## rev 12
// FAdd
module FAdd(
    input rst,
    input clk,
    input  [31:0]               a,
    input  [31:0]               b,
    output reg [31:0]           c,
    output reg [2:0]           state
);
make LEC_CHECK=0 CAP_MARGIN=20 CORE_MARGIN=2 CORE_UTILIZATION=72 CTS_CLUSTER_SIZE=14 SETUP_SLACK_MARGIN=-0.42 SLEW_MARGIN=20 finish   # period 4.16 ns
run.sh (not shown) runs the stock make flow with config.mk's settings and CLKGATE_MAP_FILE=.
[rev 12] flow finished | final checks: failed | reasons: negative setup slack
Modified inputs, rev 13 compared to rev 12
- changing SETUP_SLACK_MARGIN from -0.42 to 0.56
- changing CORE_UTILIZATION from 72 to 69
- removing CTS_CLUSTER_SIZE (formerly 14)
- changing the clock period (ns, I/O delays scaled along) from 4.16 to 4.2
## What came out
- [rev 13] number of failing setup endpoints in the final timing report fell 1 relative to rev 12
- Taking rev 12 as the reference, in rev 13 total chip power picked up an extra 5.7%, share of power burned in combinational logic picked up an extra 0.8 points, maximum number of pins on one net before global-route repair lost 51.
- In rev 13, placed cell count is higher than in rev 12.
- [rev 13] total global routing track utilization rose 0.45 points relative to rev 12
- Rev 13 | status: complete | timing, DRC, antenna: pass
- As of rev 13, via count had risen by a few percent compared to rev 12.
- Comparing rev 13 and rev 12, the lower placement-stage worst setup slack was measured on rev 13.
- The final reports for rev 13 and rev 12 show relative area change from synthesis to final layout higher in the former.
- Comparing sequential share of cell area for rev 13 and rev 12, the smaller number came from rev 13.

* * *

FAdd again, from the RTL that the note above started with.
make LEC_CHECK=0 CAP_MARGIN=20 CORE_MARGIN=2 CORE_UTILIZATION=69 CTS_CLUSTER_DIAMETER=27 SETUP_SLACK_MARGIN=0.92 SLEW_MARGIN=20 finish   # period 3.29 ns
The starting point aborted during 5_1_grt.
Change:
- CORE_UTILIZATION: 69 -> 55
- CTS_CLUSTER_DIAMETER: 27 -> default
- SETUP_SLACK_MARGIN: 0.92 -> default
- clock period: 3.29 -> 7.16 ns (I/O delays scaled with it)
What happened: With this change the flow completed without violations; area after synthesis is unchanged; die size climbs by a quarter to a third; synthesized cell count does not change.
Change:
- CORE_UTILIZATION: 55 -> 38
- clock period: 7.16 -> 5.36 ns (I/O delays scaled with it)
Result:
- core utilization fell by 18 points
- combinational power rose by 36%
- routed wire length rose by about 7%
- worst setup slack degrades by 1.3 ns
- sequential power increases by 34%
- first-iteration DRC count drops by 17%
- clock power rose by about 50%
- non-clock buffer count went up by 6
Change:
- CORE_UTILIZATION: 38 -> 68
- HOLD_SLACK_MARGIN: default -> -0.09
- clock period: 5.36 -> 3.66 ns (I/O delays scaled with it)
After rerunning: This time the run completed, yet does not pass: setup timing. Non-clock buffer count rises by 84. Register-to-register slack degrades by 1.4 ns. Clock skew rises by 0.0035 ns.

* * *

The RTL this note starts from:
==> flow/design.v <==
module FAdd(
    input rst,
    input clk,
    input  [31:0]               a,
    input  [31:0]               b,
    output reg [31:0]           c,
    output reg [2:0]           state
);
    parameter NAN = 32'b01111111100000000000000000000001;  
    parameter ZERO = 32'b0;  
    wire a_s = a[31];
    wire b_s = b[31];
    wire [7:0] a_e = a[30:23];
    wire [7:0] b_e = b[30:23];
    wire [22:0] a_m = a[22:0];
    wire [22:0] b_m = b[22:0];
    wire a_e_max = a_e == 8'b11111111;
    wire b_e_max = b_e == 8'b11111111;
    wire a_e_min = a_e == 8'b0;
    wire b_e_min = b_e == 8'b0;
    wire a_m_min = a_m == 23'b0;
    wire b_m_min = b_m == 23'b0;
    wire a_inf = a_e_max & a_m_min;
    wire b_inf = b_e_max & b_m_min;
    wire a_nan = a_e_max & ~a_m_min;
    wire b_nan = b_e_max & ~b_m_min;
    wire a_zero = a_e_min & a_m_min;
    wire b_zero = b_e_min & b_m_min;
    wire a_denorm = a_e_min & ~a_m_min;
    wire b_denorm = b_e_min & ~b_m_min;
    wire inverse = (a_s ^ b_s) & (a_e == b_e) & (a_m == b_m);
    wire special_case = a_nan | b_nan | a_inf | b_inf | a_zero | b_zero | inverse;
    wire [31:0] special_output = (a_nan | b_nan) ? NAN :
    a_inf ? ((b_inf & (a_s ^ b_s)) ? NAN : a) :
    b_inf ? b :
    a_zero ? ((b_zero & (a_s ^ b_s) ? ZERO : b)) :
    b_zero ? a :
    inverse ? ZERO : 32'hffffffff;
    reg a_sign;
    reg b_sign;
    reg [26:0] a_add;
    reg [26:0] b_add;
    reg [7:0] a_exp;
    reg [7:0] b_exp;
    parameter READ = 3'd0,
    ALIGN = 3'd1,
    ADD = 3'd2,
    NORM = 3'd3,
    DENORM = 3'd4,
    ROUND = 3'd5,
    PACK = 3'd6,
    OUTPUT = 3'd7;
    reg c_sign;
    reg[27:0] c_add;
    reg[7:0] c_exp;
always @(posedge clk) begin
if (!rst) begin
    state <= READ;
end
else begin
case (state)
READ: begin
    a_sign <= a_s;
    b_sign <= b_s;
    a_add <= {~a_denorm, a_m, 3'b0};
    b_add <= {~b_denorm, b_m, 3'b0};
    a_exp <= a_denorm ? 8'b1 : a_e;
    b_exp <= b_denorm ? 8'b1 : b_e;
    c <= special_output;
    state <= special_case ? OUTPUT : ALIGN;
end
ALIGN: begin
    if (a_exp > b_exp) begin
        b_exp <= b_exp + 1;
        b_add <= b_add >> 1;
        b_add[0] <= b_add[0] | b_add[1];  
    end else if (a_exp < b_exp) begin
        a_exp <= a_exp + 1;
        a_add <= a_add >> 1;
        a_add[0] <= a_add[0] | a_add[1];
    end else begin
        state <= ADD;
    end
end
ADD: begin
    c_exp <= a_exp;
    if (a_sign == b_sign) begin
        c_add <= a_add + b_add;
        c_sign <= a_sign;
    end else if (a_add > b_add) begin
        c_add <= a_add - b_add;
        c_sign <= a_sign;
    end else begin
        c_add <= b_add - a_add;
        c_sign <= b_sign;
    end
    state <= NORM;
end
NORM: begin
    if (c_add[27]) begin  
        c_exp <= c_exp + 1;
        c_add <= c_add >> 1;
        c_add[0] <= c_add[0] | c_add[1];
    end else if (~c_add[26] & c_exp != 8'b0) begin  
        c_exp <= c_exp - 1;
        c_add <= c_add << 1;
    end else begin
        state <= DENORM;
    end
end
DENORM: begin
    if (c_exp == 8'b0) begin  
        c_exp <= c_exp + 1;
        c_add <= c_add >> 1;
        c_add[0] <= c_add[0] | c_add[1];
    end
    state <= ROUND;
end
ROUND: begin
    if (c_add[2] & (c_add[1] | c_add[0] | c_add[3])) begin
        c_add <= c_add + 4'b1000;
    end
    state <= PACK;
end
PACK: begin
    c[31] <= c_sign;
    c[22:0] <= c_add[25:3];
    if (c_exp == 8'b11111111) begin  
        c[30:0] <= {8'b11111111, 23'b0};
    end else if (c_add[27]) begin  
        c[30:23] <= c_exp + 1;
    end else if (~c_add[26]) begin  
        c[30:23] <= c_exp - 1;
    end else begin
        c[30:23] <= c_exp;
    end
    state <= OUTPUT;
end
OUTPUT: begin
end
endcase
end
end
endmodule
clock: 3.3 ns
lec_check: 0
cap_margin: 20
core_aspect_ratio: 1.03
core_margin: 3
core_utilization: 40
cts_cluster_diameter: 395
cts_cluster_size: 99
gpl_routability_driven: 1
min_routing_layer: met1
place_density_lb_addon: 0.27
setup_slack_margin: -0.26
slew_margin: 20
The starting point ran to the end with violations: negative setup slack.
==> next run, changes <==
CORE_UTILIZATION = 65   (was 40)
CTS_CLUSTER_DIAMETER = 29   (was 395)
CTS_CLUSTER_SIZE = default   (was 99)
PLACE_DENSITY_LB_ADDON = default   (was 0.27)
SETUP_SLACK_MARGIN = default   (was -0.26)
After rerunning:
- This time the run did not get past 5_1_grt with GRT-0183
- die size shrinks by 37%
- synthesized cell count is unchanged
- area after synthesis stays the same
==> next run, changes <==
ABC_AREA = 1   (was default)
CAP_MARGIN = 40   (was 20)
CELL_PAD_IN_SITES_DETAIL_PLACEMENT = 0   (was default)
CORE_ASPECT_RATIO = 0.67   (was 1.03)
CORE_MARGIN = 9   (was 3)
CORE_UTILIZATION = 40   (was 65)
CTS_CLUSTER_DIAMETER = 181   (was 29)
GPL_TIMING_DRIVEN = 0   (was default)
HOLD_SLACK_MARGIN = 0.04   (was default)
MAX_ROUTING_LAYER = met4   (was default)
PLACE_DENSITY_LB_ADDON = 0.27   (was default)
SETUP_SLACK_MARGIN = 0.67   (was default)
Effect: Now the flow went through all stages and came out clean. Area after synthesis rose by 20%. Die area rises by 110%. Synthesized cell count went up by 63%.
==> next run, changes <==
ABC_AREA = default   (was 1)
CAP_MARGIN = 20   (was 40)
CELL_PAD_IN_SITES_DETAIL_PLACEMENT = default   (was 0)
CORE_ASPECT_RATIO = default   (was 0.67)
CORE_MARGIN = 2   (was 9)
CTS_CLUSTER_DIAMETER = default   (was 181)
GPL_ROUTABILITY_DRIVEN = default   (was 1)
GPL_TIMING_DRIVEN = default   (was 0)
HOLD_SLACK_MARGIN = default   (was 0.04)
MAX_ROUTING_LAYER = default   (was met4)
MIN_ROUTING_LAYER = default   (was met1)
PLACE_DENSITY_LB_ADDON = default   (was 0.27)
SETUP_SLACK_MARGIN = default   (was 0.67)
clock period = 5.36 ns   (was 3.3 ns; I/O delays follow)
What happened: Core utilization falls by 6.3 points. Global-route usage falls by 2.1 points. Via count falls by 31%. Hold slack is better by 34 ps. Power falls by 72%. Count of clock-buffer cells in the layout is unchanged. Clock skew stays flat. Final cell count falls by 37%.
==> next run, changes <==
CTS_CLUSTER_DIAMETER = 399   (was default)
CTS_CLUSTER_SIZE = 99   (was default)
SETUP_SLACK_MARGIN = -0.98   (was default)
clock period = 10.0 ns   (was 5.36 ns; I/O delays follow)
Result: Design area drops by 1.1%. Worst setup slack improved by 3700 ps. Sequential share of layout area climbs by 0.31 points. Final cell count drops by 0.78%. Clock-buffer cell count drops by 1. Routed wire length drops by 0.34%. Sequential cell count does not change. Core utilization drops by 0.50 points. Global-route usage barely changes. Clock skew climbs by 5.0 ps. Non-clock buffer count drops by 17.
Power is estimated from default activity; no workload was simulated.
